File: flow/run.sh
#!/bin/bash
# the make line also repeats each setting of config.mk as NAME=value (left out here)
make -C /OpenROAD-flow-scripts/flow DESIGN_CONFIG=/design/flow/config.mk WORK_HOME=/design/flow/orfs CLKGATE_MAP_FILE= finish
File: flow/config.mk
export PLATFORM = sky130hd
export DESIGN_NAME = badicecream
export DESIGN_NICKNAME = badicecream
export VERILOG_FILES = /design/flow/design.v
export SDC_FILE = /design/flow/constraint.sdc
export NUM_CORES = 4
export LEC_CHECK = 0
export ABC_AREA = 1
export CAP_MARGIN = 20
export CORE_MARGIN = 2
export CORE_UTILIZATION = 72
export CTS_CLUSTER_DIAMETER = 116
export CTS_CLUSTER_SIZE = 73
export MAX_ROUTING_LAYER = met5
export PLACE_DENSITY_LB_ADDON = 0.3
export SLEW_MARGIN = 20
export TNS_END_PERCENT = 100
File: flow/constraint.sdc
create_clock -name core_clock -period 6.93 [get_ports {Clk}]
set_input_delay 1.3860 -clock core_clock [delete_from_list [all_inputs] [get_ports {Clk}]]
set_output_delay 1.3860 -clock core_clock [all_outputs]
set_load 0.01 [all_outputs]
File: flow/design.v
module badicecream(input         Clk,                 
                             Reset,               
                             frame_clk,           
                input [10:0]   DrawX, DrawY ,    
				input [15:0]   keycode,				  
               	output logic is_BI	,			 
				output logic [10:0] BI_X, BI_Y,
				input logic up_wall, down_wall , left_wall, right_wall,
				output logic [10:0] BI_X_Pos, BI_Y_Pos,
				output logic [5:0] BI_BlkX_Pos, BI_BlkY_Pos
              );
	enum logic[2:0] { 
					 right=3'b000, 
					 left=3'b001,
					 up=3'b010,
					 down=3'b011,
					 Halted=3'b100} Dir, Dir_in, Dir_delayed, Dir_delayed_in;
    parameter [10:0] BI_X_Corner = 11'd64;   
    parameter [10:0] BI_Y_Corner = 11'd95;   
    parameter [5:0] BI_Blk_X_Corner = 6'd1;   
    parameter [5:0] BI_Blk_Y_Corner = 6'd1;   
    parameter [10:0] BI_X_Step = 10'd1;       
    parameter [10:0] BI_Y_Step = 10'd1;       
    parameter  BI_sizeX = 6'd32;         
	parameter  BI_sizeY = 6'd48;
	logic [5:0] frame_counter, per_frame_counter;   
	logic [5:0] frame_counter_in, per_frame_counter_in;
	logic [5:0] pace_counter, pace_counter_in;
    logic [10:0] BI_X_Motion, BI_Y_Motion;
    logic [10:0] BI_X_Pos_in, BI_X_Motion_in, BI_Y_Pos_in, BI_Y_Motion_in;
	logic [5:0] BI_BlkX_Pos_in, BI_BlkY_Pos_in;
	logic [2:0] health;
	assign health = 3'd1;    
    logic frame_clk_delayed, frame_clk_rising_edge;
   always_ff @ (posedge Clk) 
	begin
        frame_clk_delayed <= frame_clk;
        frame_clk_rising_edge <= (frame_clk == 1'b1) && (frame_clk_delayed == 1'b0);
		if (Reset)
		begin
			frame_counter <= 6'b0;
			per_frame_counter <= 6'b0;
		end
		else
		begin
			frame_counter <= frame_counter_in;
			per_frame_counter <=  per_frame_counter_in;
		end
    end
	always_comb
	begin
		frame_counter_in = frame_counter;
		per_frame_counter_in = per_frame_counter;
		if (frame_clk_rising_edge)    
		begin
		per_frame_counter_in = per_frame_counter+6'b1;
		if((per_frame_counter) == 6'b000111)  
			begin
				per_frame_counter_in=6'b0;
				frame_counter_in = frame_counter+6'b1;
				if((frame_counter ) == 6'b100)  
				begin
					frame_counter_in=6'b0;
				end
			end
		end
	end
    always_ff @ (posedge Clk)
    begin
        if (Reset)
        begin
            BI_X_Pos <= BI_X_Corner;
            BI_Y_Pos <= BI_Y_Corner;
			BI_BlkX_Pos <= BI_Blk_X_Corner;
			BI_BlkY_Pos <= BI_Blk_Y_Corner;
            BI_X_Motion <= 10'd0;
            BI_Y_Motion <= 10'd0;
			pace_counter <= 6'd0;
				Dir <= Halted;
				Dir_delayed <= down;
        end
        else
        begin
			pace_counter <= pace_counter_in;
            BI_X_Pos <= BI_X_Pos_in;
            BI_Y_Pos <= BI_Y_Pos_in;
            BI_X_Motion <= BI_X_Motion_in;
            BI_Y_Motion <= BI_Y_Motion_in;
			BI_BlkX_Pos <= BI_BlkX_Pos_in;
			BI_BlkY_Pos <= BI_BlkY_Pos_in;
			Dir <= Dir_in;
			Dir_delayed <= Dir_delayed_in;
        end
    end
    always_comb
    begin
		pace_counter_in = pace_counter;
        BI_X_Pos_in = BI_X_Pos;
        BI_Y_Pos_in = BI_Y_Pos;
		BI_X_Motion_in = BI_X_Motion;
		BI_Y_Motion_in = BI_Y_Motion;
        BI_BlkX_Pos_in = BI_BlkX_Pos;    
        BI_BlkY_Pos_in = BI_BlkY_Pos;
		Dir_in = Dir;
		Dir_delayed_in = Dir_delayed;
		if(health != 0)
		begin
			if (frame_clk_rising_edge)
			begin
            	BI_X_Pos_in = BI_X_Pos + BI_X_Motion_in;
            	BI_Y_Pos_in = BI_Y_Pos + BI_Y_Motion_in;
				if (Dir == Halted)  
				begin
					if ((keycode[7:0] == 8'd26) || ((keycode[15:8] == 8'd26 )))  
					begin
						Dir_delayed_in = up;
						if(up_wall)
						begin
							BI_Y_Motion_in = 0;
							BI_X_Motion_in = 0;
							Dir_in = Halted;
						end
						else
						begin
							BI_Y_Motion_in = -BI_Y_Step;
							BI_X_Motion_in = 0;
							Dir_in = up;	
						end
					end
					else if (((keycode[7:0] == 8'd4) || keycode[15:8] == 8'd4 ))  
						begin
							Dir_delayed_in = left;
							if (left_wall)			
							begin
								BI_X_Motion_in = 0;
								BI_Y_Motion_in = 0;
								Dir_in = Halted;
							end
							else
							begin
								BI_Y_Motion_in = 0;
								BI_X_Motion_in = -BI_X_Step;
								Dir_in = left;
							end
						end
					else if((keycode[7:0] == 8'd22) || ((keycode[15:8] == 8'd22 )))  
						begin
							Dir_delayed_in = down;
							if (down_wall) 
							begin
								BI_Y_Motion_in = 0;
								BI_X_Motion_in = 0;
							Dir_in = Halted;
							end
							else
							begin
								BI_Y_Motion_in = BI_Y_Step;
								BI_X_Motion_in = 0;
								Dir_in = down;
							end
						end
					else if (((keycode[7:0]) == 8'd7) || ((keycode[15:8]) == 8'd7))  
						begin
							Dir_delayed_in = right;
							if(right_wall) 
							begin
								BI_X_Motion_in = 0;
								BI_Y_Motion_in = 0;
								Dir_in = Halted;
							end
							else
							begin
								BI_Y_Motion_in = 0;
								BI_X_Motion_in = BI_X_Step;
								Dir_in = right;	
							end
						end
					else
						begin              
						end
				end
				else  
				begin
					pace_counter_in = pace_counter + 6'd1;
					if(pace_counter == 6'd31)
					begin
						pace_counter_in = 6'd0;
						case(Dir)
							left:
							begin
								BI_BlkX_Pos_in = BI_BlkX_Pos -1;
							end
							right:
							begin
								BI_BlkX_Pos_in = BI_BlkX_Pos +1;
							end
							up:
							begin
								BI_BlkY_Pos_in = BI_BlkY_Pos -1;
							end
							down:
							begin
								BI_BlkY_Pos_in = BI_BlkY_Pos +1;
							end
							default:
							begin
								BI_BlkY_Pos_in = 0;  
							end
						endcase
						Dir_in = Halted;
						BI_Y_Motion_in = 0;
						BI_X_Motion_in = 0;						
					end
				end
			end
        end
    end
    int DistX, DistY, Size;
    assign DistX = DrawX - BI_X_Pos;
    assign DistY = DrawY - BI_Y_Pos;
    always_comb begin
		   if (DistX < BI_sizeX && DistX >= 0 && DistY<=0 && -DistY < BI_sizeY)
		  begin
        is_BI = 1'b1;
				BI_X = DrawX - BI_X_Pos+({5'b0, frame_counter}*32);
				BI_Y = DrawY - BI_Y_Pos+BI_sizeY-1+ Dir_delayed_in*48;
		  end
        else
		  begin
        is_BI = 1'b0;
				BI_X = 0;
				BI_Y = 0;
        end
    end
endmodule
==> impl_metrics.tcl, run 1 <==
# implementation run metrics
set metrics [dict create \
    status "complete, but fails checks" \
    so_faults "setup timing" \
    min_path_cells 1 \
    worstSetupPathType "in2out" \
    p_int_mw 0.717 \
    r2r_start "BI_X_Motion[9]$_SDFFE_PP0P_" \
    synth-edff-count 0 \
    finalHoldViolCount 0 \
    maxCapViolCount 0 \
    xor_area_share_pct 4.11 \
    rrSetupSlack_ns 4.53 \
    clock_latency_ns 0.36 \
    ys_top_cells_by_count "nand2_1 (164), inv_1 (160), ha_1 (81), a21oi_1 (75)" \
    maxSlewViolCount 0 \
    fin_total_pwr_mw 1.09 \
    ys.flops 68 \
    power-top-group "registers" \
    worst_pin_slew_ns 1.04 \
    flop_cell "dfxtp_1" \
    rows 34 \
    worstHoldEndpoint "frame_clk_rising_edge$_DFF_P_" \
    synthAdderAreaFrac_pct 18.4 \
    max-vdd-ir-drop_mv 0.150 \
    final_antenna_net_count 0 \
    vias 7785 \
    aoi_share_pct 16.1 \
    area_delta_synth_final_pct 25.2 \
    clock-sinks 68 \
    synth_area_leader_cell "dfxtp_1" \
    grt_overflow 0 \
    p_sw_mw 0.376 \
    syn_inst 940 \
    fin_crit_sh_pct 103 \
    p_clk_mw 0.355 \
    wl_per_cell_um 18.9 \
    switching_share_pct 34.4 \
    power_sequential_mw 0.398 \
    reg2reg_depth 8 \
    layout_min_cycle_time_ns 7.13 \
    die_area_mm2 0.00964 \
    nFillCells 356 \
    crit_start "DrawY[1]" \
    fp_nets 1074 \
    cts_max_path_buffers 2 \
    crit_path_max_fanout 5 \
    fin_setup_tns_ns -3.18 \
    yosysUniqueCellTypes 53 \
    utilization_pct 92.2 \
    grt_pass1_vias 7055 \
    comb_power_mw 0.340 \
    min_from "frame_clk_delayed$_DFF_P_" \
    ctsHoldBuffers 0 \
    top_logic_kind "simple AND/OR/NAND/NOR gates" \
    path_delay_family "simple AND/OR/NAND/NOR gates" \
    stdcell_count 1187 \
    grt_first_pass_wirelength_um 30800 \
    grt_usage_pct 38.4 \
    async_reset_ff_share_pct 0 \
    yosysWarningCount 1 \
    logic_area_mm2 0.00446 \
    grt_max_degree 25 \
    synth.area.top_cells "dfxtp_1 (21%), ha_1 (16%), nand2_1 (9.6%), inv_1 (9.4%), a21oi_1 (5.9%)" \
    ys_sh_simple_pct 29.5 \
    hold_class "reg2reg" \
    finClkSkew_ns 0.00899 \
    drc_errors 0 \
    comb_power_share_pct 31.1 \
    cp-endpoint "BI_Y[6]" \
    pwr-share-clk_pct 32.4 \
    crit_cells 30 \
    seq_power_share_pct 36.4 \
    syn_area_per_cell_um2 6.80 \
    max_stage_delay_ns 0.45 \
    synthMuxAreaShare_pct 0 \
    cp-end-kind "primary output" \
    relSlewSlack_pct 30.3 \
    top_cell_area_share_pct 21.3 \
    gp_congestion 0.973 \
    setup_viol 23 \
    fin_area_mm2 0.00800 \
    io_pins 102 \
    worst-path-buf-inv 7 \
    startpoint_type "input pin" \
    max_freq_ghz 0.140 \
    powerDensity_mw_per_mm2 137 \
    root_buffer "clkbuf_8" \
    nets 1208 \
    antenna_found_initial 0 \
    numCtsBuffers 9 \
    dpl.hpwl_um 13400 \
    fp.coreArea_mm2 0.00868 \
    finalWorstSetupSlack_ns -0.195 \
    synth_area_mm2 0.00639 \
    warnings 32 \
    synth_seq_share_pct 21.3 \
    critPathSlowestCell "clkdlybuf4s50_1" \
    antenna_cells 0 \
    cts_tree "built" \
    final-seq-area_mm2 0.00136 \
    wl_um 22400 \
    dp.cells 1162 \
    post_drt_via_cell_ratio 6.56 \
    ys_area_mm2 0.00639 \
    h-tree-depth 3 \
    arrival_ns 5.74 \
    clk_pin_slew_ns 0.08 \
    required_ns 5.54 \
    die_y_um 98.2 \
    fp_util_pct 73.6 \
    yosysMostFrequentCell "nand2_1" \
    drt_iter0_markers 959 \
    die_w_um 98.2 \
    dr.pass1.iters 6 \
    post_dp_cell_area_mm2 0.00766 \
    power.leakage_nw 3.73 \
    ys_cells 940 \
    r2r_end "BI_X_Pos[7]$_SDFFE_PP0P_" \
    port_buffers 101 \
]
[per-stage QoR]
stage	setup WS, ns	hold slack (ns)
finish	-0.195	0.391
global route	-0.300	0.412
CTS	0.0236	0.391
detailed placement	-0.226	0.381
global placement	0.0340	0.371
floorplan	1.01	0.366
[final cells by class]
type | instances | area share [%]
inverters | 168 | 7.95
clock buffers | 11 | 1.89
multi-input cells | 696 | 55.7
clock inverters | 5 | 0.751
flip-flops and latches | 68 | 17.0
repair buffers | 131 | 15.0
well taps | 108 | 1.69
[timing repair]
action / CTS / global route
resized: 25 / 75
setup endpoints to repair: 23 / 23
gates cloned: 1 / 2
pin swaps: 0 / 19
setup buffers: 0 / 6
[per-layer routing]
layer	vias up	wire (um)	track usage, %	part of all wire [%]
li1	3400	-	-	-
met1	3497	7620	42.9	34
met2	658	10400	69.4	46
met3	230	2440	6.59	11
met4	0	1950	20.4	8.7
met5	-	0	0	0
==> inputs of run 2 (changes only) <==
Settings changed: ABC_AREA 1 to unset, CORE_UTILIZATION 72 to 70, CTS_CLUSTER_DIAMETER 116 to 360, CTS_CLUSTER_SIZE 73 to 32, HOLD_SLACK_MARGIN set to -0.08, MAX_ROUTING_LAYER met5 to unset, PLACE_DENSITY set to 0.64, PLACE_DENSITY_LB_ADDON 0.3 to unset, SETUP_SLACK_MARGIN set to -0.49, TNS_END_PERCENT 100 to unset.
Clock period 6.93 ns to 7.16 ns, I/O delays scaled along.
==> run 2 against run 1 <==
Synthesized cell count down 22%. The run now fails in 5_1_grt. Die size shrank 3.3%. Synthesized area down 6.1%.
==> impl_metrics.tcl, run 2 <==
# flow metrics
set metrics [dict create \
    status "did not finish" \
    failing_step "5_1_grt" \
    stop_error "[ERROR GRT-0232] Routing congestion too high. Check the congestion heatmap in the GUI." \
    io_pins 102 \
    grt_usage_pct 89.2 \
    pre_cts_slack_ns -1.10 \
    die_y_um 96.6 \
    fp_util_pct 72.7 \
    cts_max_path_buffers 2 \
    yosysWarningCount 1 \
    port_buffers 101 \
    dp.cells 967 \
    dpl.hpwl_um 13100 \
    synth_area_leader_cell "dfxtp_1" \
    synth_seq_share_pct 22.7 \
    ys.flops 68 \
    ys_area_mm2 0.00600 \
    yosysMostFrequentCell "nor2_1" \
    post_dp_cell_area_mm2 0.00741 \
    xor_area_share_pct 9.76 \
    clock-sinks 68 \
    synthMuxAreaShare_pct 3.34 \
    gp_congestion 0.975 \
    ys_sh_simple_pct 22.8 \
    top_cell_area_share_pct 22.7 \
    die_area_mm2 0.00933 \
    rows 33 \
    root_buffer "clkbuf_8" \
    yosysUniqueCellTypes 64 \
    grt_overflow 477 \
    numCtsBuffers 9 \
    ys_top_cells_by_count "nor2_1 (87), ha_1 (81), dfxtp_1 (68), inv_1 (60), nand2_1 (43)" \
    synth_area_mm2 0.00600 \
    ys_cells 730 \
    synth.area.top_cells "dfxtp_1 (23%), ha_1 (17%), xnor2_1 (6.1%), nor2_1 (5.4%), inv_1 (3.8%)" \
    fp.coreArea_mm2 0.00826 \
    syn_inst 730 \
    synthAdderAreaFrac_pct 19.6 \
    flop_cell "dfxtp_1" \
    syn_area_per_cell_um2 8.22 \
    die_w_um 96.6 \
    aoi_share_pct 16.9 \
    synth-edff-count 0 \
    top_logic_kind "simple AND/OR/NAND/NOR gates" \
    h-tree-depth 3 \
    fp_nets 864 \
    async_reset_ff_share_pct 0 \
]
==> run 2: timing repair <==
action	in CTS
endpoints found under the setup margin	23
pin swaps	15
resized	79
gates cloned	0
setup buffers	16
hold buffers	0
==> run 2: through the flow <==
stage	utilization (%)	setup TNS [ns]
floorplan	-	0
global placement	89.8	-19.76
detailed placement	89.8	-24.31
CTS	94.3	-9.71
==> run 2: metal layers <==
layer	track usage [%]	overflow
met5	12.5	0
met4	108	138
met3	66.3	1
met2	116	334
met1	79.7	4
==> inputs of run 3 (changes only) <==
Settings changed: ABC_AREA set to 0, CELL_PAD_IN_SITES_GLOBAL_PLACEMENT set to 1, CORE_UTILIZATION 70 to 19, CTS_CLUSTER_DIAMETER 360 to unset, CTS_CLUSTER_SIZE 32 to unset, GPL_ROUTABILITY_DRIVEN set to 1, HOLD_SLACK_MARGIN -0.08 to unset, MAX_ROUTING_LAYER set to met5, PLACE_DENSITY 0.64 to unset, PLACE_DENSITY_LB_ADDON set to 0.1, SETUP_SLACK_MARGIN -0.49 to 2.38, SLEW_MARGIN 20 to 25.
Clock period 7.16 ns to 8.33 ns, I/O delays scaled along.
==> run 3 against run 2 <==
Now clean on timing, DRC and antenna. Synthesized area is the same. Synthesized cell count is the same. Die size grew to 3.5 times the previous value.
==> impl_metrics.tcl, run 3 <==
# implementation run metrics
set metrics [dict create \
    status "finished clean" \
    critPathSlowestCell "or4_4" \
    arrival_ns 6.07 \
    grt_overflow 0 \
    wl_um 18200 \
    clock-sinks 68 \
    cp-end-kind "primary output" \
    final-seq-area_mm2 0.00136 \
    grt_max_degree 53 \
    root_buffer "clkbuf_16" \
    ys_sh_simple_pct 22.8 \
    dr.pass1.iters 4 \
    die_w_um 182 \
    die_area_mm2 0.0330 \
    comb_power_share_pct 27.4 \
    finalHoldViolCount 0 \
    fp_util_pct 19.2 \
    fp.coreArea_mm2 0.0313 \
    ctsHoldBuffers 0 \
    synth_seq_share_pct 22.7 \
    startpoint_type "input pin" \
    fin_area_mm2 0.00854 \
    pwr-share-clk_pct 39.3 \
    power-top-group "clock" \
    area_delta_synth_final_pct 42.2 \
    synth_area_leader_cell "dfxtp_1" \
    warnings 34 \
    finalWorstSetupSlack_ns 0.593 \
    grt_busiest_layer "met2" \
    die_y_um 182 \
    p_int_mw 0.695 \
    path_delay_family "simple AND/OR/NAND/NOR gates" \
    worst-path-buf-inv 8 \
    maxSlewViolCount 0 \
    antenna_found_initial 0 \
    reg2reg_depth 11 \
    crit_start "DrawY[0]" \
    vias 5384 \
    rrSetupSlack_ns 5.51 \
    pre_cts_slack_ns -0.467 \
    p_clk_mw 0.391 \
    drt_iter0_markers 127 \
    r2r_end "BI_Y_Pos[10]$_SDFFE_PP0P_" \
    cts_tree "built" \
    port_buffers 101 \
    synth-edff-count 0 \
    dpl.hpwl_um 14400 \
    ys_cells 730 \
    worst_pin_slew_ns 0.646 \
    aoi_share_pct 16.9 \
    dp.cells 1252 \
    clk_pin_slew_ns 0.06 \
    p_sw_mw 0.302 \
    top_logic_kind "simple AND/OR/NAND/NOR gates" \
    maxCapViolCount 0 \
    seq_power_share_pct 33.3 \
    synthAdderAreaFrac_pct 19.6 \
    grt_setup_unrepaired "true" \
    ys_top_cells_by_count "nor2_1 (87), ha_1 (81), dfxtp_1 (68), inv_1 (60), nand2_1 (43)" \
    ys_area_mm2 0.00600 \
    synth.area.top_cells "dfxtp_1 (23%), ha_1 (17%), xnor2_1 (6.1%), nor2_1 (5.4%), inv_1 (3.8%)" \
    crit_chain "buf_6 -> buf_6 -> inv_12 -> ha_4 -> fa_2 -> nand2b_4 -> a21oi_4 -> o22a_1 -> buf_6 -> xor2_2 -> or4_4 -> or4_4 -> ha_4 -> or4b_4 -> nor4_2 -> nand4b_1 -> a221oi_2 -> o2111ai_4 -> buf_12 -> buf_8 -> buf_12 -> nor2_4 -> buf_6" \
    yosysWarningCount 1 \
    cts_max_path_buffers 2 \
    nFillCells 3401 \
    post_drt_via_cell_ratio 4.19 \
    rows 65 \
    min_path_cells 1 \
    xor_area_share_pct 9.76 \
    top_cell_area_share_pct 22.7 \
    relSlewSlack_pct 56.9 \
    max-vdd-ir-drop_mv 0.0711 \
    worstSetupPathType "in2out" \
    min_from "frame_clk_delayed$_DFF_P_" \
    power_sequential_mw 0.332 \
    logic_area_mm2 0.00465 \
    antenna_cells 0 \
    stdcell_count 1285 \
    syn_area_per_cell_um2 8.22 \
    finClkSkew_ns 0.00825 \
    ys.flops 68 \
    grtUsageMet2_pct 20.3 \
    yosysUniqueCellTypes 64 \
    nets 1012 \
    crit_path_max_fanout 5 \
    power.leakage_nw 3.45 \
    use_met3_pct 1.91 \
    wl_per_cell_um 14.2 \
    grt_usage_pct 11.4 \
    gp_congestion 0.713 \
    synth_area_mm2 0.00600 \
    layout_min_cycle_time_ns 7.74 \
    final_antenna_net_count 0 \
    async_reset_ff_share_pct 0 \
    flop_cell "dfxtp_1" \
    io_pins 102 \
    h-tree-depth 3 \
    yosysMostFrequentCell "nor2_1" \
    comb_power_mw 0.273 \
    powerDensity_mw_per_mm2 117 \
    fin_crit_sh_pct 92.9 \
    drc_errors 0 \
    crit_cells 23 \
    numCtsBuffers 9 \
    worstHoldEndpoint "frame_clk_rising_edge$_DFF_P_" \
    synthMuxAreaShare_pct 3.34 \
    fp_nets 864 \
    post_dp_cell_area_mm2 0.00788 \
    utilization_pct 27.3 \
    clock_latency_ns 0.34 \
    max_stage_delay_ns 0.53 \
    syn_inst 730 \
    grt_first_pass_wirelength_um 29800 \
    max_freq_ghz 0.129 \
    hold_class "reg2reg" \
    required_ns 6.66 \
    grt_pass1_vias 5637 \
    switching_share_pct 30.3 \
    met1_usage_pct 14.4 \
    cp-endpoint "BI_Y[10]" \
    setup_viol 0 \
    worst_path_most_repeated_cell "buf_6" \
    r2r_start "BI_Y_Motion[9]$_SDFFE_PP0P_" \
]
## run 3: area by class of cell
cell class | count | share of cell area, %
timing repair buffer | 152 | 17.4
inverter | 61 | 2.86
multi-input combinational | 586 | 54.4
clock inverter | 4 | 0.572
sequential | 68 | 16.0
clock buffer | 12 | 2.89
tap | 402 | 5.89
## run 3: repair_timing
item / CTS / global route
gates resized: 168 / 4
endpoints found under the setup margin: 23 / 23
gates cloned: 3 / 0
buffers inserted: 11 / 3
pin swaps: 26 / 1
## run 3: per-stage QoR
stage          total power [mW]  TNS [ns]  hold WS (ns)
3_5_place_dp              0.607    -10.06         0.370
3_3_place_gp              0.612     -8.65         0.365
4_1_cts                    1.02         0         0.379
6_report                  0.996         0         0.379
5_1_grt                    1.07         0         0.393
2_1_floorplan             0.515         0         0.367
## run 3: routing by layer
| layer | part of all wire (%) | wire length [um] |
|---|---|---|
| met1 | 48 | 8660 |
| met2 | 49 | 8850 |
| met3 | 3.0 | 538 |
| met4 | 0.79 | 143 |
| met5 | 0 | 0 |
==> inputs of run 4 (changes only) <==
Settings changed: ABC_AREA 0 to unset, CAP_MARGIN 20 to 40, CELL_PAD_IN_SITES_GLOBAL_PLACEMENT 1 to unset, CORE_UTILIZATION 19 to 65, CTS_CLUSTER_DIAMETER set to 317, GPL_ROUTABILITY_DRIVEN 1 to unset, MAX_ROUTING_LAYER met5 to met4, PLACE_DENSITY_LB_ADDON 0.1 to unset, SETUP_SLACK_MARGIN 2.38 to 0.2, SLEW_MARGIN 25 to 20.
Clock period 8.33 ns to 5.42 ns, I/O delays scaled along.
==> run 4 against run 3 <==
The flow now stops in 5_1_grt. Synthesized cell count unchanged. Die size decreased by 70%. Synthesized area unchanged.
==> impl_metrics.tcl, run 4 <==
# flow metrics
set metrics [dict create \
    syn_inst 730 \
    fp_util_pct 65.9 \
    ys_top_cells_by_count "nor2_1 (87), ha_1 (81), dfxtp_1 (68), inv_1 (60), nand2_1 (43)" \
    rows 35 \
    fp.coreArea_mm2 0.00911 \
    async_reset_ff_share_pct 0 \
    die_w_um 100 \
    top_cell_area_share_pct 22.7 \
    dpl.hpwl_um 13700 \
    ys_cells 730 \
    stop_error "[ERROR GRT-0232] Routing congestion too high. Check the congestion heatmap in the GUI." \
    xor_area_share_pct 9.76 \
    numCtsBuffers 9 \
    ys_area_mm2 0.00600 \
    synth-edff-count 0 \
    ys.flops 68 \
    die_y_um 100 \
    clock-sinks 68 \
    failing_step "5_1_grt" \
    synth_seq_share_pct 22.7 \
    pre_cts_slack_ns -2.19 \
    synthAdderAreaFrac_pct 19.6 \
    aoi_share_pct 16.9 \
    yosysWarningCount 1 \
    synth_area_mm2 0.00600 \
    ys_sh_simple_pct 22.8 \
    synth_area_leader_cell "dfxtp_1" \
    synthMuxAreaShare_pct 3.34 \
    root_buffer "clkbuf_8" \
    top_logic_kind "simple AND/OR/NAND/NOR gates" \
    grt_usage_pct 79.3 \
    h-tree-depth 3 \
    gp_congestion 0.917 \
    fp_nets 864 \
    status "did not finish" \
    port_buffers 101 \
    yosysMostFrequentCell "nor2_1" \
    ctsHoldBuffers 0 \
    cts_max_path_buffers 2 \
    grt_overflow 89 \
    io_pins 102 \
    syn_area_per_cell_um2 8.22 \
    synth.area.top_cells "dfxtp_1 (23%), ha_1 (17%), xnor2_1 (6.1%), nor2_1 (5.4%), inv_1 (3.8%)" \
    flop_cell "dfxtp_1" \
    yosysUniqueCellTypes 64 \
    die_area_mm2 0.0100 \
]
## run 4: per-layer routing
metal | global-route usage, % | overflow
met5 | - | -
met4 | 92.2 | 40
met3 | 56.3 | 1
met2 | 97.0 | 48
met1 | 73.4 | 0
## run 4: what timing repair did
action,4_1_cts
gates cloned,1
pin swaps,30
endpoints found under the setup margin,23
resized,181
buffers inserted,24
## run 4: stage by stage
stage	area (um^2)	hold WS, ns	std cells	power [mW]
4_1_cts	8750	0.404	1078	1.48
3_5_place_dp	8100	0.377	1037	0.996
3_3_place_gp	8070	0.372	1035	0.971
2_1_floorplan	6190	0.367	730	0.791
==> inputs of run 5 (changes only) <==
Settings changed: CAP_MARGIN 40 to 20, CORE_UTILIZATION 65 to 70, CTS_CLUSTER_DIAMETER 317 to 116, CTS_CLUSTER_SIZE set to 33, HOLD_SLACK_MARGIN set to -0.09, MAX_ROUTING_LAYER met4 to met5, PLACE_DENSITY set to 0.67, SETUP_SLACK_MARGIN 0.2 to unset, TNS_END_PERCENT set to 15.
Clock period 5.42 ns to 8.75 ns, I/O delays scaled along.
==> run 5 against run 4 <==
Now fails the layout checks on setup timing. Die size down 6.9%. Synthesized area unchanged. Synthesized cell count did not move.
==> impl_metrics.tcl, run 5 <==
# implementation run metrics
set metrics [dict create \
    status "complete, but fails checks" \
    so_faults "setup timing" \
    cp-end-kind "primary output" \
    cts_max_path_buffers 2 \
    synthAdderAreaFrac_pct 19.6 \
    hold_class "reg2reg" \
    p_sw_mw 0.268 \
    flop_cell "dfxtp_1" \
    max-vdd-ir-drop_mv 0.175 \
    die_w_um 96.6 \
    warnings 35 \
    crit_start "DrawY[0]" \
    ys_sh_simple_pct 22.8 \
    grt_overflow 0 \
    path_delay_family "simple AND/OR/NAND/NOR gates" \
    finClkSkew_ns 0.0170 \
    port_buffers 101 \
    clock-sinks 68 \
    comb_power_share_pct 28.7 \
    clock_latency_ns 0.35 \
    relSlewSlack_pct 24.8 \
    dr.pass1.iters 5 \
    rows 33 \
    stdcell_count 960 \
    clk_pin_slew_ns 0.09 \
    grt_setup_unrepaired "true" \
    synth_area_leader_cell "dfxtp_1" \
    grt_first_pass_wirelength_um 27100 \
    dp.cells 937 \
    root_buffer "clkbuf_8" \
    layout_min_cycle_time_ns 8.94 \
    ys_top_cells_by_count "nor2_1 (87), ha_1 (81), dfxtp_1 (68), inv_1 (60), nand2_1 (43)" \
    worst-path-buf-inv 4 \
    h-tree-depth 3 \
    worstHoldEndpoint "frame_clk_rising_edge$_DFF_P_" \
    wl_per_cell_um 18.3 \
    r2r_start "BI_X_Motion[9]$_SDFFE_PP0P_" \
    drt_iter0_markers 455 \
    r2r_end "BI_X_Pos[9]$_SDFFE_PP0P_" \
    rrSetupSlack_ns 5.86 \
    critPathSlowestCell "or4b_2" \
    synth_seq_share_pct 22.7 \
    synthMuxAreaShare_pct 3.34 \
    ys.flops 68 \
    p_int_mw 0.559 \
    worst_pin_slew_ns 1.12 \
    comb_power_mw 0.237 \
    fp_nets 864 \
    antenna_cells 0 \
    required_ns 7.00 \
    top_logic_kind "simple AND/OR/NAND/NOR gates" \
    yosysUniqueCellTypes 64 \
    power_sequential_mw 0.315 \
    cp-endpoint "BI_X[0]" \
    finalHoldViolCount 0 \
    power.leakage_nw 3.26 \
    finalWorstSetupSlack_ns -0.191 \
    die_y_um 96.6 \
    min_from "frame_clk_delayed$_DFF_P_" \
    grt_usage_pct 37.4 \
    grt_max_degree 53 \
    fp.coreArea_mm2 0.00826 \
    pre_cts_slack_ns -0.137 \
    maxSlewViolCount 0 \
    die_area_mm2 0.00933 \
    powerDensity_mw_per_mm2 111 \
    startpoint_type "input pin" \
    grt_pass1_vias 5990 \
    io_pins 102 \
    area_delta_synth_final_pct 24.3 \
    numCtsBuffers 9 \
    switching_share_pct 32.4 \
    fp_util_pct 72.7 \
    vias 6020 \
    gp_congestion 1.00 \
    power-top-group "registers" \
    maxCapViolCount 0 \
    max_stage_delay_ns 0.69 \
    dpl.hpwl_um 12800 \
    wl_um 17600 \
    max_freq_ghz 0.112 \
    reg2reg_depth 10 \
    synth-edff-count 0 \
    drc_errors 0 \
    ys_area_mm2 0.00600 \
    synth_area_mm2 0.00600 \
    min_path_cells 1 \
    synth.area.top_cells "dfxtp_1 (23%), ha_1 (17%), xnor2_1 (6.1%), nor2_1 (5.4%), inv_1 (3.8%)" \
    syn_area_per_cell_um2 8.22 \
    worstSetupPathType "in2out" \
    setup_viol 11 \
    seq_power_share_pct 38.1 \
    holdWs_ns 0.389 \
    syn_inst 730 \
    fin_crit_sh_pct 102 \
    cts_tree "built" \
    utilization_pct 90.3 \
    async_reset_ff_share_pct 0 \
    crit_cells 19 \
    yosysWarningCount 1 \
    post_drt_via_cell_ratio 6.27 \
    top_cell_area_share_pct 22.7 \
    crit_path_max_fanout 8 \
    yosysMostFrequentCell "nor2_1" \
    ys_cells 730 \
    crit_chain "clkdlybuf4s50_1 -> inv_1 -> ha_1 -> fa_1 -> nand2b_1 -> a21oi_2 -> o22a_1 -> xor2_1 -> or4_4 -> or4_4 -> ha_1 -> or4b_2 -> nor4_2 -> nand4b_1 -> a221oi_2 -> o2111ai_4 -> buf_4 -> nor2_2 -> clkdlybuf4s50_1" \
    pwr-share-clk_pct 33.2 \
    nets 984 \
    arrival_ns 7.19 \
    p_clk_mw 0.275 \
    aoi_share_pct 16.9 \
    antenna_found_initial 0 \
    final_antenna_net_count 0 \
    xor_area_share_pct 9.76 \
]
-- run 5: layer usage --
metal  part of all wire, %  routed length, um  GRT usage, %  up-vias
li1                      -                  -             -     2799
met1                    36               6380          40.1     2786
met2                    51               8980          69.4      334
met3                   7.3               1270          7.06      101
met4                   5.3                924          18.8        0
met5                     0                  0             0        -
-- run 5: what timing repair did --
item | 4_1_cts | 5_1_grt
buffers inserted | 2 | 5
pin swaps | 2 | 1
resized | 20 | 22
endpoints found under the setup margin | 21 | 23
hold buffers | 0 | 0
-- run 5: area by class of cell --
| cell class | count | area (um^2) |
|---|---|---|
| Fill cell | 401 | 801 |
| Sequential cell | 68 | 1360 |
| Timing Repair Buffer | 124 | 1160 |
| Tap cell | 105 | 131 |
| Inverter | 61 | 229 |
| Multi-Input combinational cell | 586 | 4360 |
| Clock inverter | 6 | 71.3 |
| Clock buffer | 10 | 138 |
-- run 5: through the flow --
stage / TNS, ns / power (mW) / cell area (um^2)
floorplan: 0 / 0.475 / 6000
global placement: -0.0297 / 0.531 / 7190
detailed placement: -2.11 / 0.544 / 7190
CTS: -0.350 / 0.814 / 7410
global route: -4.32 / 0.864 / 7460
finish: -0.685 / 0.827 / 7460
==> inputs of run 6 (changes only) <==
Settings changed: CORE_UTILIZATION 70 to 40, CTS_CLUSTER_DIAMETER 116 to unset, CTS_CLUSTER_SIZE 33 to unset, HOLD_SLACK_MARGIN -0.09 to unset, MAX_ROUTING_LAYER met5 to unset, PLACE_DENSITY 0.67 to unset, SETUP_SLACK_MARGIN set to -0.7, TNS_END_PERCENT 15 to unset.
Clock period 8.75 ns to 7.72 ns, I/O delays scaled along.
==> run 6 against run 5 <==
Die size up 71%. Clock power is 44% higher. Synthesized area unchanged. Wire length is 13% lower. Clock skew decreased by 0.0092 ns. Still fails the layout checks on setup timing. Highest routed layer unchanged. Sequential share of layout area decreased by 0.87 points. Clock-buffer cell count unchanged. Cell count increased by 10%.
==> impl_metrics.tcl, run 6 <==
# implementation run metrics
set metrics [dict create \
    r2r_start "BI_Y_Motion[9]$_SDFFE_PP0P_" \
    die_y_um 126 \
    flop_cell "dfxtp_1" \
    top_logic_kind "simple AND/OR/NAND/NOR gates" \
    die_area_mm2 0.0160 \
    so_faults "setup timing" \
    layout_min_cycle_time_ns 8.35 \
    p_clk_mw 0.397 \
    switching_share_pct 28.5 \
    comb_power_share_pct 26.3 \
    crit_path_max_fanout 7 \
    synthMuxAreaShare_pct 3.34 \
    fp_nets 864 \
    crit_cells 19 \
    status "complete, but fails checks" \
    required_ns 6.18 \
    dpl.hpwl_um 12100 \
    finalWorstSetupSlack_ns -0.631 \
    cts_tree "built" \
    yosysUniqueCellTypes 64 \
    synthAdderAreaFrac_pct 19.6 \
    die_w_um 126 \
    powerDensity_mw_per_mm2 131 \
    comb_power_mw 0.269 \
    power-top-group "clock" \
    cp-end-kind "primary output" \
    fp.coreArea_mm2 0.0146 \
    utilization_pct 53.7 \
    critPathSlowestCell "or4b_2" \
    grt_usage_pct 18.9 \
    drc_errors 0 \
    arrival_ns 6.81 \
    min_path_cells 1 \
    clock_latency_ns 0.33 \
    max-vdd-ir-drop_mv 0.149 \
    grt_pass1_vias 5367 \
    antenna_found_initial 0 \
    dr.pass1.iters 5 \
    grt_overflow 0 \
    power_sequential_mw 0.358 \
    xor_area_share_pct 9.76 \
    synth_seq_share_pct 22.7 \
    warnings 32 \
    p_int_mw 0.732 \
    holdWs_ns 0.379 \
    root_buffer "clkbuf_16" \
    max_stage_delay_ns 0.65 \
    grt_setup_unrepaired "true" \
    post_drt_via_cell_ratio 5.22 \
    numCtsBuffers 9 \
    synth_area_leader_cell "dfxtp_1" \
    worstHoldEndpoint "frame_clk_rising_edge$_DFF_P_" \
    min_from "frame_clk_delayed$_DFF_P_" \
    fin_crit_sh_pct 108 \
    ys.flops 68 \
    worst_pin_slew_ns 0.670 \
    async_reset_ff_share_pct 0 \
    syn_inst 730 \
    cp-endpoint "BI_X[3]" \
    antenna_cells 0 \
    synth_area_mm2 0.00600 \
    clock-sinks 68 \
    vias 5522 \
    crit_chain "clkdlybuf4s50_1 -> inv_1 -> ha_1 -> fa_1 -> nand2b_1 -> a21oi_2 -> o22a_1 -> xor2_1 -> or4_1 -> or4_1 -> ha_1 -> or4b_2 -> nor4_1 -> nand4b_1 -> a221oi_2 -> o2111ai_4 -> buf_4 -> nor2_2 -> clkdlybuf4s50_1" \
    worstSetupPathType "in2out" \
    startpoint_type "input pin" \
    setup_viol 23 \
    pwr-share-clk_pct 38.8 \
    ys_cells 730 \
    grt_first_pass_wirelength_um 25100 \
    finClkSkew_ns 0.00778 \
    rrSetupSlack_ns 4.84 \
    worst-path-buf-inv 4 \
    yosysWarningCount 1 \
    seq_power_share_pct 35.0 \
    synth-edff-count 0 \
    r2r_end "BI_Y_Pos[10]$_SDFFE_PP0P_" \
    maxCapViolCount 0 \
    p_sw_mw 0.291 \
    fin_total_pwr_mw 1.02 \
    ys_sh_simple_pct 22.8 \
    synth.area.top_cells "dfxtp_1 (23%), ha_1 (17%), xnor2_1 (6.1%), nor2_1 (5.4%), inv_1 (3.8%)" \
    relSlewSlack_pct 55.1 \
    gp_congestion 0.832 \
    yosysMostFrequentCell "nor2_1" \
    area_delta_synth_final_pct 30.5 \
    h-tree-depth 3 \
    crit_start "DrawY[0]" \
    fp_util_pct 41.1 \
    max_freq_ghz 0.120 \
    syn_area_per_cell_um2 8.22 \
    rows 44 \
    top_cell_area_share_pct 22.7 \
    power.leakage_nw 3.53 \
    drt_iter0_markers 284 \
    hold_class "reg2reg" \
    clk_pin_slew_ns 0.05 \
    finalHoldViolCount 0 \
    path_delay_family "simple AND/OR/NAND/NOR gates" \
    ys_area_mm2 0.00600 \
    reg2reg_depth 11 \
    ys_top_cells_by_count "nor2_1 (87), ha_1 (81), dfxtp_1 (68), inv_1 (60), nand2_1 (43)" \
    maxSlewViolCount 0 \
    grt_max_degree 53 \
    io_pins 102 \
    final_antenna_net_count 0 \
    cts_max_path_buffers 2 \
    nets 1004 \
    aoi_share_pct 16.9 \
    wl_per_cell_um 14.5 \
    port_buffers 101 \
    wl_um 15300 \
]
-- run 6: final cells by class --
class	instances	area, um^2
Clock buffer	10	229
Clock inverter	5	53.8
Fill cell	1384	6760
Inverter	61	229
Multi-Input combinational cell	586	4350
Sequential cell	68	1360
Tap cell	184	230
Timing Repair Buffer	144	1380
-- run 6: metal layers --
| metal | vias up | wire (um) | track usage, % |
|---|---|---|---|
| li1 | 2838 | - | - |
| met1 | 2553 | 7020 | 23.7 |
| met2 | 113 | 7450 | 33.5 |
| met3 | 18 | 568 | 2.40 |
| met4 | 0 | 285 | 5.82 |
| met5 | - | 0 | 0 |
-- run 6: stage by stage --
step,worst slack [ns],instance area (um^2),setup TNS [ns],cells
floorplan,0.540,6000,0,730
global placement,-0.651,7490,-14.03,1041
detailed placement,-0.681,7490,-14.82,1041
CTS,-0.692,7770,-15.08,1056
global route,-0.852,7830,-13.13,1058
finish,-0.631,7830,-8.25,1058
-- run 6: timing repair --
action,4_1_cts,5_1_grt
hold buffers,0,0
endpoints found under the setup margin,0,23
resized,0,17
buffers inserted,0,3
==> inputs of run 7 (changes only) <==
Settings changed: ABC_AREA set to 1, CAP_MARGIN 20 to 30, CELL_PAD_IN_SITES_DETAIL_PLACEMENT set to 1, CORE_MARGIN 2 to 8, CORE_UTILIZATION 40 to 54, CTS_CLUSTER_SIZE set to 24, GPL_ROUTABILITY_DRIVEN set to 0, GPL_TIMING_DRIVEN set to 0, HOLD_SLACK_MARGIN set to -0.05, MAX_ROUTING_LAYER set to met5, PLACE_DENSITY_LB_ADDON set to 0.18, SETUP_SLACK_MARGIN -0.7 to 0.37, SLEW_MARGIN 20 to 0, TNS_END_PERCENT set to 30.
Clock period 7.72 ns to 13.6 ns, I/O delays scaled along.
==> run 7 against run 6 <==
The flow now stops in 4_1_cts. Die size down 2.7%. Synthesized cell count up 29%. Synthesized area up 6.5%.
==> impl_metrics.tcl, run 7 <==
# flow metrics
set metrics [dict create \
    rows 39 \
    fp_util_pct 55.7 \
    synth-edff-count 0 \
    yosysUniqueCellTypes 53 \
    failing_step "4_1_cts" \
    aoi_share_pct 16.1 \
    ys_top_cells_by_count "nand2_1 (164), inv_1 (160), ha_1 (81), a21oi_1 (75)" \
    xor_area_share_pct 4.11 \
    fp.coreArea_mm2 0.0115 \
    top_cell_area_share_pct 21.3 \
    ys_area_mm2 0.00639 \
    die_area_mm2 0.0156 \
    ys_sh_simple_pct 29.5 \
    die_y_um 125 \
    synthMuxAreaShare_pct 0 \
    die_w_um 125 \
    syn_inst 940 \
    synth_area_mm2 0.00639 \
    synth_seq_share_pct 21.3 \
    ys.flops 68 \
    synth.area.top_cells "dfxtp_1 (21%), ha_1 (16%), nand2_1 (9.6%), inv_1 (9.4%), a21oi_1 (5.9%)" \
    flop_cell "dfxtp_1" \
    syn_area_per_cell_um2 6.80 \
    async_reset_ff_share_pct 0 \
    synth_area_leader_cell "dfxtp_1" \
    ys_cells 940 \
    fp_nets 1074 \
    io_pins 102 \
    stop_error "[ERROR DPL-0033] detailed placement checks failed during check placement." \
    yosysMostFrequentCell "nand2_1" \
    yosysWarningCount 1 \
    port_buffers 100 \
    synthAdderAreaFrac_pct 18.4 \
    status "did not finish" \
    dpl.hpwl_um 21500 \
    top_logic_kind "simple AND/OR/NAND/NOR gates" \
]
[run 7: metrics by stage]
stage	total power, mW	instances	cell area, um^2	worst slack [ns]
after global placement	0.334	1183	7570	3.55
after floorplan	0.301	940	6390	5.01
after detailed placement	0.352	1183	7570	3.18
==> inputs of run 8 (changes only) <==
Settings changed: ABC_AREA 1 to unset, CAP_MARGIN 30 to 20, CELL_PAD_IN_SITES_DETAIL_PLACEMENT 1 to unset, CORE_MARGIN 8 to 2, CORE_UTILIZATION 54 to 65, CTS_CLUSTER_SIZE 24 to unset, GPL_ROUTABILITY_DRIVEN 0 to unset, GPL_TIMING_DRIVEN 0 to unset, HOLD_SLACK_MARGIN -0.05 to unset, MAX_ROUTING_LAYER met5 to met4, PLACE_DENSITY_LB_ADDON 0.18 to unset, SETUP_SLACK_MARGIN 0.37 to 0.2, SLEW_MARGIN 0 to 20, TNS_END_PERCENT 30 to unset.
Clock period 13.6 ns to 6.56 ns, I/O delays scaled along.
==> run 8 against run 7 <==
Now fails the layout checks on setup timing. Synthesized cell count is 22% lower. Die size is 36% lower. Synthesized area is 6.1% lower.
==> impl_metrics.tcl, run 8 <==
# implementation run metrics
set metrics [dict create \
    fp.coreArea_mm2 0.00911 \
    maxSlewViolCount 0 \
    synthAdderAreaFrac_pct 19.6 \
    grt_pass1_vias 6975 \
    path_delay_family "simple AND/OR/NAND/NOR gates" \
    clk_pin_slew_ns 0.08 \
    numCtsBuffers 9 \
    fin_setup_tns_ns -38.80 \
    cts_tree "built" \
    fin_area_mm2 0.00851 \
    clock_latency_ns 0.38 \
    r2r_start "BI_Y_Pos[0]$_SDFFE_PP1P_" \
    finClkSkew_ns 0.0159 \
    wl_per_cell_um 26.1 \
    grt_setup_unrepaired "true" \
    comb_power_share_pct 37.8 \
    final_antenna_net_count 0 \
    maxCapViolCount 0 \
    fp_nets 864 \
    area_delta_synth_final_pct 41.7 \
    max_stage_delay_ns 0.66 \
    drc_errors 0 \
    fin_crit_sh_pct 129 \
    nets 1065 \
    root_buffer "clkbuf_8" \
    gp_congestion 0.901 \
    max_freq_ghz 0.118 \
    top_cell_area_share_pct 22.7 \
    async_reset_ff_share_pct 0 \
    p_clk_mw 0.360 \
    wl_um 27300 \
    dr.pass1.iters 19 \
    pre_cts_slack_ns -1.38 \
    fp_util_pct 65.9 \
    syn_inst 730 \
    antenna_found_initial 1 \
    r2r_end "BI_Y_Pos[8]$_SDFFE_PP0P_" \
    ys_top_cells_by_count "nor2_1 (87), ha_1 (81), dfxtp_1 (68), inv_1 (60), nand2_1 (43)" \
    worstHoldEndpoint "frame_clk_rising_edge$_DFF_P_" \
    die_w_um 100 \
    layout_min_cycle_time_ns 8.45 \
    synth_area_leader_cell "dfxtp_1" \
    utilization_pct 93.4 \
    grt_first_pass_wirelength_um 33800 \
    reg2reg_depth 13 \
    p_int_mw 0.798 \
    io_pins 102 \
    flop_cell "dfxtp_1" \
    yosysWarningCount 1 \
    pwr-share-clk_pct 28.7 \
    finalWorstSetupSlack_ns -1.89 \
    setup_viol 23 \
    grt_overflow 0 \
    min_path_cells 1 \
    dp.cells 1001 \
    startpoint_type "input pin" \
    comb_power_mw 0.475 \
    ys_area_mm2 0.00600 \
    p_sw_mw 0.459 \
    cts_max_path_buffers 2 \
    aoi_share_pct 16.9 \
    die_area_mm2 0.0100 \
    powerDensity_mw_per_mm2 148 \
    finalHoldViolCount 0 \
    die_y_um 100 \
    xor_area_share_pct 9.76 \
    max-vdd-ir-drop_mv 0.181 \
    h-tree-depth 3 \
    grt_max_degree 53 \
    cp-end-kind "primary output" \
    crit_start "DrawY[3]" \
    vias 7448 \
    rrSetupSlack_ns 3.37 \
    rows 35 \
    hold_class "reg2reg" \
    grt_usage_pct 44.1 \
    drt_iter0_markers 1202 \
    post_drt_via_cell_ratio 7.11 \
    power.leakage_nw 3.64 \
    worstSetupPathType "in2out" \
    required_ns 5.25 \
    seq_power_share_pct 33.5 \
    critPathSlowestCell "xnor2_1" \
    stdcell_count 1047 \
    power_sequential_mw 0.422 \
    ctsHoldBuffers 0 \
    post_dp_cell_area_mm2 0.00782 \
    crit_cells 20 \
    cp-endpoint "BI_Y[6]" \
    worst-path-buf-inv 7 \
    synth.area.top_cells "dfxtp_1 (23%), ha_1 (17%), xnor2_1 (6.1%), nor2_1 (5.4%), inv_1 (3.8%)" \
    power-top-group "combinational cells" \
    port_buffers 101 \
    synthMuxAreaShare_pct 3.34 \
    dpl.hpwl_um 12500 \
    yosysMostFrequentCell "nor2_1" \
    crit_chain "clkdlybuf4s15_1 -> ha_4 -> nor2_1 -> buf_4 -> a21oi_1 -> xnor2_1 -> inv_1 -> nor3_1 -> nand3_1 -> ha_1 -> or4b_4 -> nor4_4 -> nand4b_1 -> a221oi_4 -> o2111ai_4 -> buf_12 -> buf_12 -> buf_6 -> nor2_4 -> buf_6" \
    status "complete, but fails checks" \
    arrival_ns 7.14 \
    min_from "frame_clk_delayed$_DFF_P_" \
    worst_pin_slew_ns 1.05 \
    ys_cells 730 \
    relSlewSlack_pct 29.5 \
    top_logic_kind "simple AND/OR/NAND/NOR gates" \
    ys_sh_simple_pct 22.8 \
    yosysUniqueCellTypes 64 \
    synth-edff-count 0 \
    warnings 36 \
    synth_area_mm2 0.00600 \
    so_faults "setup timing" \
    synth_seq_share_pct 22.7 \
    clock-sinks 68 \
    switching_share_pct 36.5 \
    ys.flops 68 \
    nFillCells 315 \
    crit_path_max_fanout 7 \
    syn_area_per_cell_um2 8.22 \
]
==> run 8: routing by layer <==
metal | track usage [%] | part of all wire, %
met3 | 8.64 | 14
met1 | 45.6 | 31
met2 | 75.2 | 43
met5 | - | 0
met4 | 31.2 | 11
==> run 8: timing repair <==
item / 4_1_cts / 5_1_grt
setup buffers: 26 / 3
gates cloned: 1 / 0
pin swaps: 24 / 6
setup endpoints to repair: 23 / 23
resized: 163 / 19
==> run 8: final cells by class <==
cell class,count,area (um^2),area share [%]
Multi-Input combinational cell,587,4670,54.9
Timing Repair Buffer,204,1900,22.3
Tap cell,111,139,1.63
Clock buffer,11,141,1.66
Inverter,61,241,2.84
Clock inverter,4,50.0,0.588
Sequential cell,68,1360,16.0
Antenna cell,1,2.50,0.0294
==> run 8: stage by stage <==
step | hold slack (ns) | power (mW)
after floorplan | 0.367 | 0.654
after global placement | 0.372 | 0.782
after detailed placement | 0.380 | 0.795
after CTS | 0.390 | 1.14
after global routing | 0.411 | 1.29
final | 0.398 | 1.26
==> inputs of run 9 (changes only) <==
Settings changed: CORE_UTILIZATION 65 to 68, CTS_CLUSTER_DIAMETER set to 37, CTS_CLUSTER_SIZE set to 22, MAX_ROUTING_LAYER met4 to unset, SETUP_SLACK_MARGIN 0.2 to 1.45, TNS_END_PERCENT set to 70.
Clock period 6.56 ns to 8.01 ns, I/O delays scaled along.
==> run 9 against run 8 <==
The layout still fails its checks (setup timing). Cell count is 4.4% lower. Wire length is 3.0% higher. Combinational power is 28% lower. Global-route usage is 4.0 points higher. Core utilization is 1.9 points higher. Clock skew hardly changed. Sequential power is 18% lower. Worst hold slack better by 0.028 ns. Non-clock buffer count is 42 lower. Flip-flop count stayed put. Cell area is 3.3% lower. Register-to-register slack better by 1.2 ns.
==> impl_metrics.tcl, run 9 <==
# implementation run metrics
set metrics [dict create \
    status "complete, but fails checks" \
    so_faults "setup timing" \
    powerDensity_mw_per_mm2 132 \
    synthAdderAreaFrac_pct 19.6 \
    async_reset_ff_share_pct 0 \
    wl_per_cell_um 28.1 \
    worst_path_most_repeated_cell "nand4b_1" \
    top_cell_area_share_pct 22.7 \
    max-vdd-ir-drop_mv 0.198 \
    crit_chain "buf_12 -> inv_12 -> ha_4 -> fa_2 -> nand2b_4 -> a21oi_4 -> o22a_1 -> xor2_2 -> or4_4 -> buf_4 -> nor2_4 -> nand4b_1 -> ha_2 -> or4b_4 -> nor4_4 -> nand4b_1 -> a221oi_2 -> o2111ai_4 -> buf_6 -> a211oi_2 -> buf_2" \
    area_delta_synth_final_pct 37.1 \
    yosysWarningCount 1 \
    syn_area_per_cell_um2 8.22 \
    cts_max_path_buffers 2 \
    min_path_cells 1 \
    warnings 36 \
    synth-edff-count 0 \
    yosysUniqueCellTypes 64 \
    grt_max_degree 53 \
    maxSlewViolCount 0 \
    rows 34 \
    synth.area.top_cells "dfxtp_1 (23%), ha_1 (17%), xnor2_1 (6.1%), nor2_1 (5.4%), inv_1 (3.8%)" \
    max_stage_delay_ns 0.54 \
    crit_cells 21 \
    fp.coreArea_mm2 0.00864 \
    xor_area_share_pct 9.76 \
    arrival_ns 6.64 \
    maxCapViolCount 0 \
    final_antenna_net_count 0 \
    max_freq_ghz 0.121 \
    numCtsBuffers 9 \
    flop_cell "dfxtp_1" \
    reg2reg_depth 11 \
    p_clk_mw 0.403 \
    cp-end-kind "primary output" \
    setup_viol 23 \
    nFillCells 226 \
    required_ns 6.41 \
    worstSetupPathType "in2out" \
    clock_latency_ns 0.38 \
    die_area_mm2 0.00959 \
    rrSetupSlack_ns 4.59 \
    ys_top_cells_by_count "nor2_1 (87), ha_1 (81), dfxtp_1 (68), inv_1 (60), nand2_1 (43)" \
    grt_setup_unrepaired "true" \
    fp_nets 864 \
    h-tree-depth 3 \
    synthMuxAreaShare_pct 3.34 \
    grt_pass1_vias 7207 \
    vias 7606 \
    worst-path-buf-inv 5 \
    drc_errors 0 \
    aoi_share_pct 16.9 \
    clk_pin_slew_ns 0.08 \
    synth_seq_share_pct 22.7 \
    fin_crit_sh_pct 103 \
    layout_min_cycle_time_ns 8.24 \
    comb_power_share_pct 31.2 \
    comb_power_mw 0.340 \
    pwr-share-clk_pct 37.0 \
    utilization_pct 95.2 \
    synth_area_leader_cell "dfxtp_1" \
    fp_util_pct 69.5 \
    fin_setup_tns_ns -4.00 \
    startpoint_type "input pin" \
    worst_pin_slew_ns 1.11 \
    ys_area_mm2 0.00600 \
    wl_met1_um 8430 \
    seq_power_share_pct 31.8 \
    top_layer "met5" \
    io_pins 102 \
    ys.flops 68 \
    ys_cells 730 \
    r2r_end "BI_Y_Pos[10]$_SDFFE_PP0P_" \
    cts_tree "built" \
    root_buffer "clkbuf_8" \
    dr_wl_met2_um 12200 \
    p_sw_mw 0.361 \
    finalHoldViolCount 0 \
    hold_class "reg2reg" \
    gp_congestion 0.900 \
    antenna_found_initial 2 \
    ctsHoldBuffers 0 \
    relSlewSlack_pct 26.3 \
    clock-sinks 68 \
    syn_inst 730 \
    die_w_um 97.9 \
    crit_path_max_fanout 8 \
    drt_iter0_markers 1071 \
    path_delay_family "simple AND/OR/NAND/NOR gates" \
    yosysMostFrequentCell "nor2_1" \
    finalWorstSetupSlack_ns -0.229 \
    worstHoldEndpoint "frame_clk_rising_edge$_DFF_P_" \
    dr.pass1.iters 13 \
    grt_usage_pct 48.1 \
    p_int_mw 0.728 \
    finClkSkew_ns 0.0156 \
    power-top-group "clock" \
    grt_overflow 0 \
    grt_first_pass_wirelength_um 37300 \
    min_from "frame_clk_delayed$_DFF_P_" \
    dpl.hpwl_um 13200 \
    nets 1022 \
    ys_sh_simple_pct 22.8 \
    r2r_start "BI_Y_Motion[9]$_SDFFE_PP0P_" \
    antenna_cells 0 \
    crit_start "DrawY[0]" \
    top_logic_kind "simple AND/OR/NAND/NOR gates" \
    power_sequential_mw 0.346 \
    port_buffers 101 \
    critPathSlowestCell "or4b_4" \
    switching_share_pct 33.1 \
    cp-endpoint "BI_X[4]" \
    die_y_um 97.9 \
    wl_um 28100 \
    power.leakage_nw 3.48 \
    post_drt_via_cell_ratio 7.60 \
    synth_area_mm2 0.00600 \
    dr_wl_met3_um 3770 \
]
-- run 9: layout make-up --
type	count	area, um^2	share of cell area, %
Clock buffer	12	145	1.76
Clock inverter	4	120	1.46
Inverter	61	241	2.94
Multi-Input combinational cell	586	4690	57.0
Sequential cell	68	1360	16.6
Tap cell	108	135	1.64
Timing Repair Buffer	162	1530	18.6
-- run 9: timing repair --
| action | 4_1_cts | 5_1_grt |
|---|---|---|
| gates resized | 165 | 23 |
| gates cloned | 0 | 0 |
| pin swaps | 30 | 17 |
| setup endpoints to repair | 23 | 23 |
| buffers inserted | 22 | 6 |
-- run 9: metrics by stage --
step / cell area [um^2] / cells / hold slack, ns / setup slack [ns] / total power [mW]
2_1_floorplan: 6190 / 730 / 0.367 / 0.863 / 0.536
6_report: 8220 / 1001 / 0.427 / -0.229 / 1.09
3_3_place_gp: 7490 / 957 / 0.371 / -0.503 / 0.611
3_5_place_dp: 7490 / 957 / 0.374 / -0.590 / 0.623
4_1_cts: 8090 / 995 / 0.425 / 0.443 / 1.01
5_1_grt: 8220 / 1001 / 0.447 / -0.312 / 1.10
-- run 9: layer usage --
layer	up-vias	global-route usage, %
li1	2863	-
met1	3355	52.1
met2	950	83.7
met3	436	11.2
met4	2	31.8
met5	-	0
==> inputs of run 10 (changes only) <==
Settings changed: CORE_UTILIZATION 68 to 70, CTS_CLUSTER_DIAMETER 37 to 42, CTS_CLUSTER_SIZE 22 to 33, HOLD_SLACK_MARGIN set to -0.09, MAX_ROUTING_LAYER set to met5, PLACE_DENSITY set to 0.67, SETUP_SLACK_MARGIN 1.45 to unset, TNS_END_PERCENT 70 to 40.
Clock period 8.01 ns to 8.6 ns, I/O delays scaled along.
==> run 10 against run 9 <==
Still fails the layout checks on setup timing. Highest routed layer is now met4. Via count decreased by 17%. Critical endpoint is now BI_Y[1]. Clock-buffer cell count decreased by 3. Clock power fell by 27%. Sequential share of layout area grew 1.8 points. Global-route usage fell by 8.0 points. Worst hold slack got worse by 0.039 ns. Power is 21% lower.
==> impl_metrics.tcl, run 10 <==
# implementation run metrics
set metrics [dict create \
    grt_setup_unrepaired "true" \
    seq_power_share_pct 37.3 \
    fp_nets 864 \
    worstHoldEndpoint "frame_clk_rising_edge$_DFF_P_" \
    critPathSlowestCell "or4b_2" \
    layout_min_cycle_time_ns 8.83 \
    comb_power_share_pct 28.3 \
    crit_start "DrawY[1]" \
    use_met3_pct 7.21 \
    setup_viol 2 \
    p_sw_mw 0.294 \
    p_clk_mw 0.296 \
    synth-edff-count 0 \
    worst-path-buf-inv 3 \
    die_area_mm2 0.00933 \
    power_sequential_mw 0.321 \
    reg2reg_depth 11 \
    finClkSkew_ns 0.00979 \
    io_pins 102 \
    syn_inst 730 \
    fin_area_mm2 0.00743 \
    h-tree-depth 3 \
    rows 33 \
    antenna_cells 0 \
    maxSlewViolCount 0 \
    pre_cts_slack_ns -0.266 \
    yosysMostFrequentCell "nor2_1" \
    yosysUniqueCellTypes 64 \
    worst_pin_slew_ns 0.717 \
    stdcell_count 957 \
    antenna_found_initial 0 \
    so_faults "setup timing" \
    cp-end-kind "primary output" \
    powerDensity_mw_per_mm2 116 \
    drc_errors 0 \
    crit_path_max_fanout 6 \
    yosysWarningCount 1 \
    cp-endpoint "BI_Y[1]" \
    top_logic_kind "simple AND/OR/NAND/NOR gates" \
    comb_power_mw 0.243 \
    hold_class "reg2reg" \
    synthAdderAreaFrac_pct 19.6 \
    xor_area_share_pct 9.76 \
    required_ns 6.88 \
    wl_per_cell_um 20.0 \
    dp.cells 936 \
    grt_busiest_layer "met2" \
    pwr-share-clk_pct 34.4 \
    relSlewSlack_pct 52.0 \
    power.leakage_nw 3.25 \
    met1_usage_pct 45.3 \
    syn_area_per_cell_um2 8.22 \
    ys_area_mm2 0.00600 \
    post_dp_cell_area_mm2 0.00719 \
    p_int_mw 0.565 \
    wl_um 19100 \
    max-vdd-ir-drop_mv 0.163 \
    ys_cells 730 \
    synth_area_mm2 0.00600 \
    cts_max_path_buffers 2 \
    switching_share_pct 34.2 \
    power-top-group "registers" \
    grtUsageMet2_pct 71.3 \
    synth_area_leader_cell "dfxtp_1" \
    crit_cells 18 \
    synthMuxAreaShare_pct 3.34 \
    min_path_cells 1 \
    root_buffer "clkbuf_8" \
    arrival_ns 7.11 \
    port_buffers 101 \
    clock-sinks 68 \
    final_antenna_net_count 0 \
    nets 981 \
    top_cell_area_share_pct 22.7 \
    die_y_um 96.6 \
    max_stage_delay_ns 0.67 \
    utilization_pct 89.9 \
    worstSetupPathType "in2out" \
    r2r_start "BI_X_Motion[9]$_SDFFE_PP0P_" \
    rrSetupSlack_ns 5.42 \
    fin_total_pwr_mw 0.859 \
    startpoint_type "input pin" \
    synth_seq_share_pct 22.7 \
    synth.area.top_cells "dfxtp_1 (23%), ha_1 (17%), xnor2_1 (6.1%), nor2_1 (5.4%), inv_1 (3.8%)" \
    finalHoldViolCount 0 \
    clk_pin_slew_ns 0.09 \
    grt_usage_pct 40.2 \
    dpl.hpwl_um 12700 \
    area_delta_synth_final_pct 23.8 \
    fp_util_pct 72.7 \
    vias 6295 \
    ctsHoldBuffers 0 \
    status "complete, but fails checks" \
    path_delay_family "simple AND/OR/NAND/NOR gates" \
    min_from "frame_clk_delayed$_DFF_P_" \
    warnings 35 \
    grt_max_degree 53 \
    clock_latency_ns 0.37 \
    grt_first_pass_wirelength_um 29300 \
    fp.coreArea_mm2 0.00826 \
    async_reset_ff_share_pct 0 \
    dr.pass1.iters 5 \
    ys_sh_simple_pct 22.8 \
    flop_cell "dfxtp_1" \
    ys_top_cells_by_count "nor2_1 (87), ha_1 (81), dfxtp_1 (68), inv_1 (60), nand2_1 (43)" \
    gp_congestion 0.950 \
    crit_chain "clkdlybuf4s50_1 -> ha_1 -> nor2b_2 -> o2111a_2 -> nor3_4 -> o21ai_2 -> xor2_1 -> or4_4 -> or4_4 -> ha_1 -> or4b_2 -> nor4_2 -> nand4b_1 -> a221oi_2 -> o2111ai_4 -> buf_4 -> nor2_2 -> clkdlybuf4s50_1" \
    fin_crit_sh_pct 103 \
    cts_tree "built" \
    grt_overflow 0 \
    post_drt_via_cell_ratio 6.58 \
    drt_iter0_markers 456 \
    max_freq_ghz 0.113 \
    maxCapViolCount 0 \
    aoi_share_pct 16.9 \
    ys.flops 68 \
    die_w_um 96.6 \
    r2r_end "BI_X_Pos[10]$_SDFFE_PP0P_" \
    finalWorstSetupSlack_ns -0.233 \
    grt_pass1_vias 6234 \
    numCtsBuffers 9 \
]
run 10: metal layers:
layer	vias up	part of all wire [%]
met1	2931	36
li1	2789	-
met3	135	8.8
met2	440	49
met4	0	6.5
met5	-	0
run 10: cell type report:
type / instances / area, um^2
Timing Repair Buffer: 121 / 1110
Fill cell: 380 / 831
Sequential cell: 68 / 1360
Tap cell: 105 / 131
Clock buffer: 9 / 124
Clock inverter: 7 / 82.6
Multi-Input combinational cell: 586 / 4390
Inverter: 61 / 229
run 10: what timing repair did:
item                                    in CTS  in global routing
pin swaps                                    1                  6
endpoints found under the hold margin        0                  0
endpoints found under the setup margin      23                 23
cloned                                       0                  0
setup buffers                                0                  4
resized                                     19                 49
run 10: metrics by stage:
stage	setup TNS (ns)	hold WS, ns
final	-0.254	0.387
after global routing	-1.87	0.391
after CTS	-0.902	0.387
after detailed placement	-5.11	0.376
after global placement	-0.0216	0.371
after floorplan	0	0.367
Power and IR drop assume default switching activity.
